// cordic_oscillator
module cordic_oscillator #(
    parameter SFIXED_WIDTH = 32,            
    parameter CORDIC_WIDTH = 16,            
    parameter SFIXED_TWO_PI = 32'h6487ED51,          
    parameter SFIXED_ZERO   = 32'd0,
    parameter CORDIC_GAIN   = 16'h26DD           
	 )(
    input  wire                      clk,
    input  wire                      rst,
    input  wire                      ce,
    input  wire signed [SFIXED_WIDTH-1:0] tuning_word,
    output wire signed [CORDIC_WIDTH-1:0] sin_out,
    output wire signed [CORDIC_WIDTH-1:0] cos_out,
    output wire                      valid_out
);
Size in the first run: roughly 9300 cells after synthesis, roughly 1000 flip-flops, ~68 I/O pins.
Settings: LEC_CHECK=0, ABC_AREA=1, CAP_MARGIN=20, CELL_PAD_IN_SITES_GLOBAL_PLACEMENT=0, CORE_ASPECT_RATIO=1.69, CORE_MARGIN=2, CORE_UTILIZATION=40, CTS_CLUSTER_SIZE=95, GPL_ROUTABILITY_DRIVEN=0, GPL_TIMING_DRIVEN=0, HOLD_SLACK_MARGIN=0.14, MAX_ROUTING_LAYER=met4, MIN_ROUTING_LAYER=met1, SLEW_MARGIN=10; clock period 5.5 ns.
run.sh (not shown) runs the stock make flow with config.mk's settings and CLKGATE_MAP_FILE=.
Change:
Settings changed: ABC_AREA 1 to not set, CELL_PAD_IN_SITES_GLOBAL_PLACEMENT 0 to not set, CORE_ASPECT_RATIO 1.69 to not set, CORE_UTILIZATION 40 to 26, CTS_CLUSTER_SIZE 95 to not set, GPL_ROUTABILITY_DRIVEN 0 to not set, GPL_TIMING_DRIVEN 0 to not set, HOLD_SLACK_MARGIN 0.14 to not set, MAX_ROUTING_LAYER met4 to not set, MIN_ROUTING_LAYER met1 to not set, SLEW_MARGIN 10 to 20.
Clock period 5.5 ns to 6.56 ns, I/O delays scaled along.
Global-route usage drops by 11 points.
Setup slack gains 0.55 ns.
Final area is about the same.
Area after synthesis came out lower by about 2.2%.
Clock-buffer cell count rose by 10.
Register-to-register slack gets better by 1.1 ns.


The RTL this note starts from:
==> flow/design.v <==
module cordic_pipelined #(
    parameter MODE                    = 0,      
    parameter STAGES                  = 16,
    parameter CORDIC_WIDTH            = 16,
    parameter CORDIC_INTERNAL_WIDTH   = 20,
    parameter SFIXED_ZERO             = 32'd0,
    parameter SFIXED_PI               = 32'h3243F6A8,
    parameter SFIXED_PI_OVER_2        = 32'h1921FB54,
    parameter SFIXED_TWO_PI           = 32'h6487ED51
)(
    input  wire                                clk,
    input  wire                                rst,
    input  wire                                valid_in,
    input  wire  signed [CORDIC_WIDTH-1:0]      x_in,
    input  wire  signed [CORDIC_WIDTH-1:0]      y_in,
    input  wire  signed [CORDIC_INTERNAL_WIDTH-1:0] z_in,
    output reg                                 valid_out,
    output wire signed [CORDIC_WIDTH-1:0]      x_out,
    output wire signed [CORDIC_WIDTH-1:0]      y_out,
    output wire signed [CORDIC_WIDTH-1:0]      z_out
);
    wire signed [31:0] ANGLES [0:31];
    assign ANGLES[0]  = 32'h0000C90F;
    assign ANGLES[1]  = 32'h000076B1;
    assign ANGLES[2]  = 32'h00003EB6;
    assign ANGLES[3]  = 32'h00001FD5;
    assign ANGLES[4]  = 32'h00000FFA;
	 assign ANGLES[5]  = 32'h000007FF;
    assign ANGLES[6]  = 32'h000003FF;
    assign ANGLES[7]  = 32'h000001FF;
    assign ANGLES[8]  = 32'h000000FF;
    assign ANGLES[9]  = 32'h0000007F;
    assign ANGLES[10] = 32'h0000003F;
    assign ANGLES[11] = 32'h0000001F;
	  assign ANGLES[12] = 32'h0000000F;
    assign ANGLES[13] = 32'h00000007;
    assign ANGLES[14] = 32'h00000003;
    assign ANGLES[15] = 32'h00000001;
    assign ANGLES[16] = 32'h00000000;
    assign ANGLES[17] = 32'h00000000;
    assign ANGLES[18] = 32'h00000000;
	  assign ANGLES[19] = 32'h00000000;
    assign ANGLES[20] = 32'h00000000;
    assign ANGLES[21] = 32'h00000000;
    assign ANGLES[22] = 32'h00000000;
    assign ANGLES[23] = 32'h00000000;
    assign ANGLES[24] = 32'h00000000;
    assign ANGLES[25] = 32'h00000000;
    assign ANGLES[26] = 32'h00000000;
    assign ANGLES[27] = 32'h00000000;
	  assign ANGLES[28] = 32'h00000000;
    assign ANGLES[29] = 32'h00000000;
    assign ANGLES[30] = 32'h00000000;
    assign ANGLES[31] = 32'h00000000;
	  reg signed [CORDIC_INTERNAL_WIDTH-1:0] x_pipe [0:STAGES];
    reg signed [CORDIC_INTERNAL_WIDTH-1:0] y_pipe [0:STAGES];
    reg signed [CORDIC_INTERNAL_WIDTH-1:0] z_pipe [0:STAGES];
    reg [1:0]  quadrant_stages [0:STAGES];
    reg        valid_pipe      [0:STAGES];
    reg signed [CORDIC_INTERNAL_WIDTH-1:0] x_corrected,y_corrected,z_wrapped;
    localparam [31:0] PI_SH         = SFIXED_PI        >> 12;
    localparam [31:0] PI_OVER_2_SH  = SFIXED_PI_OVER_2 >> 12;
    localparam [31:0] TWO_PI_SH     = SFIXED_TWO_PI    >> 12;
    localparam signed [CORDIC_INTERNAL_WIDTH-1:0] Z_ZERO      = 0;
    localparam signed [CORDIC_INTERNAL_WIDTH-1:0] Z_PI        = PI_SH[CORDIC_INTERNAL_WIDTH-1:0];
    localparam signed [CORDIC_INTERNAL_WIDTH-1:0] Z_PI_OVER_2 = PI_OVER_2_SH[CORDIC_INTERNAL_WIDTH-1:0];
    localparam signed [CORDIC_INTERNAL_WIDTH-1:0] Z_TWO_PI    = TWO_PI_SH[CORDIC_INTERNAL_WIDTH-1:0];
    always @(posedge clk) begin
      if (rst) begin
         x_pipe[0] <= 0; y_pipe[0] <= 0; z_pipe[0] <= 0;
         quadrant_stages[0] <= 2'b00;
         valid_pipe[0] <= 0;
      end else begin
         z_wrapped = z_in;
         if (z_wrapped >  Z_PI)   z_wrapped =  z_wrapped-Z_TWO_PI;
         else if (z_wrapped <= -Z_PI) z_wrapped =  z_wrapped+Z_TWO_PI;
         if((z_wrapped>=Z_ZERO)&&(z_wrapped<=Z_PI_OVER_2)) begin
            quadrant_stages[0]<=2'b00;  z_pipe[0]<=z_wrapped;
         end
			else if((z_wrapped>Z_PI_OVER_2)&&((z_wrapped<=Z_PI)||(z_wrapped>= -Z_PI_OVER_2))) begin
            quadrant_stages[0]<=2'b01;  z_pipe[0]<=Z_PI-z_wrapped;
         end
         else if((z_wrapped<Z_ZERO)&&(z_wrapped>=-Z_PI_OVER_2)) begin
            quadrant_stages[0]<=2'b11;  z_pipe[0]<= -z_wrapped;
         end
			else begin
            quadrant_stages[0]<=2'b10;  z_pipe[0]<= -(Z_PI+z_wrapped);
         end
         x_pipe[0] <= {{(CORDIC_INTERNAL_WIDTH-CORDIC_WIDTH){x_in[CORDIC_WIDTH-1]}},x_in};
         y_pipe[0] <= {{(CORDIC_INTERNAL_WIDTH-CORDIC_WIDTH){y_in[CORDIC_WIDTH-1]}},y_in};
         valid_pipe[0] <= valid_in;
      end
   end
   genvar i;
   generate
      for (i=0; i<STAGES; i=i+1) begin : STAGES_GEN
         reg signed [CORDIC_INTERNAL_WIDTH-1:0] angle, dx, dy;
         reg sigma;
         always @(posedge clk) begin
           angle = ANGLES[i];
           sigma = (MODE==0) ? z_pipe[i][CORDIC_INTERNAL_WIDTH-1] : y_pipe[i][CORDIC_INTERNAL_WIDTH-1];
            dx    = (y_pipe[i] >>> i);
            dy    = (x_pipe[i] >>> i);
            if (sigma==0) begin
               x_pipe[i+1] <= x_pipe[i] - dx;
               y_pipe[i+1] <= y_pipe[i] + dy;
               z_pipe[i+1] <= z_pipe[i] - angle;
            end else begin
              x_pipe[i+1] <= x_pipe[i] + dx;
               y_pipe[i+1] <= y_pipe[i] - dy;
               z_pipe[i+1] <= z_pipe[i] + angle;
            end
            valid_pipe[i+1]      <= rst ? 1'b0 : valid_pipe[i];
            quadrant_stages[i+1] <= quadrant_stages[i];
         end
      end
   endgenerate
	 always @(posedge clk) begin
      case(quadrant_stages[STAGES])
         2'b00:  begin x_corrected <=  x_pipe[STAGES]; y_corrected <= y_pipe[STAGES]; end
         2'b11:  begin x_corrected <=  x_pipe[STAGES]; y_corrected <= -y_pipe[STAGES];end
         default:begin x_corrected <= -x_pipe[STAGES]; y_corrected <=  y_pipe[STAGES];end
      endcase
      valid_out <= rst ? 1'b0 : valid_pipe[STAGES];
   end
   assign x_out = x_corrected[CORDIC_WIDTH-1:0];
   assign y_out = y_corrected[CORDIC_WIDTH-1:0];
   assign z_out = z_pipe[STAGES][CORDIC_WIDTH-1:0];
endmodule
module cordic_oscillator #(
    parameter SFIXED_WIDTH = 32,            
    parameter CORDIC_WIDTH = 16,            
    parameter SFIXED_TWO_PI = 32'h6487ED51,          
    parameter SFIXED_ZERO   = 32'd0,
    parameter CORDIC_GAIN   = 16'h26DD           
	 )(
    input  wire                      clk,
    input  wire                      rst,
    input  wire                      ce,
    input  wire signed [SFIXED_WIDTH-1:0] tuning_word,
    output wire signed [CORDIC_WIDTH-1:0] sin_out,
    output wire signed [CORDIC_WIDTH-1:0] cos_out,
    output wire                      valid_out
);
    reg signed [SFIXED_WIDTH-1:0] phase_acc;
    reg signed [SFIXED_WIDTH-1:0] next_phase;
    localparam signed [SFIXED_WIDTH-1:0] TWO_PI_S = SFIXED_TWO_PI;
    always @(posedge clk) begin
        if (rst) begin
            phase_acc <= {SFIXED_WIDTH{1'b0}};
        end
		  else if (ce) begin
            next_phase = phase_acc + tuning_word;
            if (next_phase >= TWO_PI_S)
                phase_acc <= next_phase - TWO_PI_S;
            else if (next_phase < 0)
                phase_acc <= next_phase + TWO_PI_S;
            else
                phase_acc <= next_phase;
        end
    end
    wire signed [CORDIC_WIDTH-1:0] x_fixed  = CORDIC_GAIN;   
    wire signed [CORDIC_WIDTH-1:0] y_fixed  = {CORDIC_WIDTH{1'b0}};
    wire signed [CORDIC_WIDTH-1:0] x_out;
    wire signed [CORDIC_WIDTH-1:0] y_out;
    wire        valid_pipe;
	 cordic_pipelined cordic_inst (
        .clk       (clk),
        .rst       (rst),
        .x_in      (x_fixed),
        .y_in      (y_fixed),
        .z_in      (phase_acc[31:12]),
        .x_out     (x_out),
        .y_out     (y_out),
        .z_out     (),           
        .valid_in  (1'b1),
        .valid_out (valid_pipe)
    );
    assign sin_out   = y_out;
    assign cos_out   = x_out;
    assign valid_out = valid_pipe;
endmodule
export LEC_CHECK = 0
export CAP_MARGIN = 20
export CORE_MARGIN = 2
export CORE_UTILIZATION = 70
export CTS_CLUSTER_SIZE = 36
export SETUP_SLACK_MARGIN = -0.27
export SLEW_MARGIN = 20
create_clock -name core_clock -period 3.47 [get_ports {clk}]
The first run produced a layout that fails on negative setup slack.
==> next run, changes <==
- CTS_CLUSTER_DIAMETER: unset -> 351
- CTS_CLUSTER_SIZE: 36 -> unset
- SETUP_SLACK_MARGIN: -0.27 -> -0.33
After rerunning: The new run finished with negative setup slack left; non-clock buffer count goes down by 48; via count increases by about 1.1%; routed wire length increases by about 2.6%; hold slack improves by 0.039 ns; synthesized cell count is unchanged.
==> next run, changes <==
- CORE_UTILIZATION: 70 -> 40
- CTS_CLUSTER_DIAMETER: 351 -> unset
- SETUP_SLACK_MARGIN: -0.33 -> unset
- clock period: 3.47 -> 5.08 ns (I/O delays scaled with it)
The changed run finished with timing, DRC and antenna clean. Non-clock buffer count went down by 934. Core utilization went down by 43 points. Final cell count goes up by 0.44%.
==> next run, changes <==
- CORE_UTILIZATION: 40 -> 65
Outcome:
- wire length is lower by 3.3%
- area after synthesis stays the same
- design area goes down by 2.5%
- via count went up by 0.93%
- hold slack is about the same
- global-route usage rises by 11 points
- sequential share of layout area went up by 0.69 points
- non-clock buffer count went down by 45
